== run 1 ==
==> flow/design.v (excerpt) <==
module Convolution2D(clk, rst, en_conv2d, base_result_addr, pix_base_addr, kernel_base_addr,
							in_pix, completed, pix_done, addrA, addrB, out_pix, kernel_weight
							);
	input signed[15:0]in_pix, kernel_weight;
	input clk, rst, en_conv2d;
	input [13:0]kernel_base_addr;
	input [13:0]pix_base_addr;
	input [13:0]base_result_addr;
	parameter img_width = 48, kernel_size = 3;
	output completed, pix_done;
	output signed[31:0] out_pix;
	output [13:0]addrA, addrB;
	wire en, ack;
	wire [13:0]pix_addr;
	wire [13:0]kernel_addr;
	wire [13:0]result_addr;
	ctrl_conv2D #(img_width, kernel_size) C2(rst, en_conv2d, clk, pix_done, base_result_addr, pix_base_addr, kernel_base_addr, pix_addr, kernel_addr, en, ack, result_addr, completed);	
	pixelpointprocessor #(img_width, kernel_size) P1(rst, en, clk, ack, result_addr, pix_addr, kernel_addr, in_pix, kernel_weight, pix_done, addrA, addrB, out_pix);
endmodule
Size in the first run: ~2500 cells after synthesis, roughly 170 flip-flops, about 140 I/O pins.
Settings: LEC_CHECK=0, ABC_AREA=1, CAP_MARGIN=20, CORE_MARGIN=2, CORE_UTILIZATION=72, CTS_CLUSTER_DIAMETER=376, HOLD_SLACK_MARGIN=-0.09, SETUP_SLACK_MARGIN=1.11, SLEW_MARGIN=20; clock period 4.14 ns.
run.sh (not shown) runs the stock make flow with config.mk's settings and CLKGATE_MAP_FILE=.
global routing: run 1 exited with error
diff inputs: run 1 => run 2
# run 1
export LEC_CHECK = 0
export ABC_AREA = 1
export CAP_MARGIN = 20
export CORE_MARGIN = 2
export CORE_UTILIZATION = 72
export CTS_CLUSTER_DIAMETER = 376
export HOLD_SLACK_MARGIN = -0.09
export SETUP_SLACK_MARGIN = 1.11
export SLEW_MARGIN = 20
create_clock -name core_clock -period 4.14 [get_ports {clk}]
# run 2
export LEC_CHECK = 0
export CAP_MARGIN = 20
export CORE_MARGIN = 2
export CORE_UTILIZATION = 70
export CTS_CLUSTER_SIZE = 42
export SLEW_MARGIN = 20
create_clock -name core_clock -period 5.75 [get_ports {clk}]
Findings:
FAIL for each of run 2 and run 1
The flow ended early for run 1: it failed with a tool error in global routing.
The yosys cell count in run 1 is 1.3 times that in run 2.
Higher post-cts resize count among run 2 and run 1: run 1
From run 1 to run 2 the numbers moved as follows: worst slack after detailed placement +1040 ps, placer congestion estimate -about 2.3%.
From run 1 to run 2 the numbers moved as follows: xor-xnor portion of the synthesized cell area rose by 1.4 points, synthesized cell count fell by 535.
On tally of unique sky130hd cells used after synthesis: run 2 sits above run 1.
Compared to run 1, run 2 has chip footprint 1300 um^2 lower.

---

Setup of v41:
Starting RTL as in the previous note.
==> flow/design.v (excerpt) <==
module Convolution2D(clk, rst, en_conv2d, base_result_addr, pix_base_addr, kernel_base_addr,
							in_pix, completed, pix_done, addrA, addrB, out_pix, kernel_weight
							);
make LEC_CHECK=0 CAP_MARGIN=5 CORE_ASPECT_RATIO=0.98 CORE_MARGIN=2 CORE_UTILIZATION=71 CTS_CLUSTER_DIAMETER=47 CTS_CLUSTER_SIZE=73 GPL_ROUTABILITY_DRIVEN=1 GPL_TIMING_DRIVEN=1 MIN_ROUTING_LAYER=met1 PLACE_DENSITY=0.66 SETUP_SLACK_MARGIN=1.77 SLEW_MARGIN=20 finish   # period 6.81 ns
v41 did not finish: a tool error stopped it during global routing (5_1_grt).
--- input diff v41..v18 ---
# v41
export LEC_CHECK = 0
export CAP_MARGIN = 5
export CORE_ASPECT_RATIO = 0.98
export CORE_MARGIN = 2
export CORE_UTILIZATION = 71
export CTS_CLUSTER_DIAMETER = 47
export CTS_CLUSTER_SIZE = 73
export GPL_ROUTABILITY_DRIVEN = 1
export GPL_TIMING_DRIVEN = 1
export MIN_ROUTING_LAYER = met1
export PLACE_DENSITY = 0.66
export SETUP_SLACK_MARGIN = 1.77
export SLEW_MARGIN = 20
create_clock -name core_clock -period 6.81 [get_ports {clk}]
# v18
export LEC_CHECK = 0
export CAP_MARGIN = 20
export CORE_MARGIN = 2
export CORE_UTILIZATION = 68
export CTS_CLUSTER_SIZE = 37
export SLEW_MARGIN = 20
create_clock -name core_clock -period 5.99 [get_ports {clk}]
Finished, but not clean: v18, with setup timing. Flow for v41 halted at global routing (5_1_grt), error code ODB-0269. v41 → v18: number of hold-repair buffers added at the cts stage saw little to no change, x dimension of the die saw an increase, post-placement setup slack saw a decrease, cell row count saw an increase.
[inputs] v32 vs v18
# v18
export LEC_CHECK = 0
export CAP_MARGIN = 20
export CORE_MARGIN = 2
export CORE_UTILIZATION = 68
export CTS_CLUSTER_SIZE = 37
export SLEW_MARGIN = 20
create_clock -name core_clock -period 5.99 [get_ports {clk}]
# v32
export LEC_CHECK = 0
export CAP_MARGIN = 20
export CORE_MARGIN = 2
export CORE_UTILIZATION = 68
export CTS_CLUSTER_SIZE = 37
export SETUP_SLACK_MARGIN = 1.42
export SLEW_MARGIN = 20
create_clock -name core_clock -period 4.77 [get_ports {clk}]
[summary]
v32: complete, dirty (setup timing). From v18 to v32 the numbers moved as follows: register-to-register setup slack went down by 1.29 ns; data arrival at the endpoint of the critical path decreased by 0.16 ns relative to the old numbers. Any difference in sequential share of layout area between v32 and v18 is small enough to ignore. v32 vs v18 — routed wire length climbed by a little under 10%.
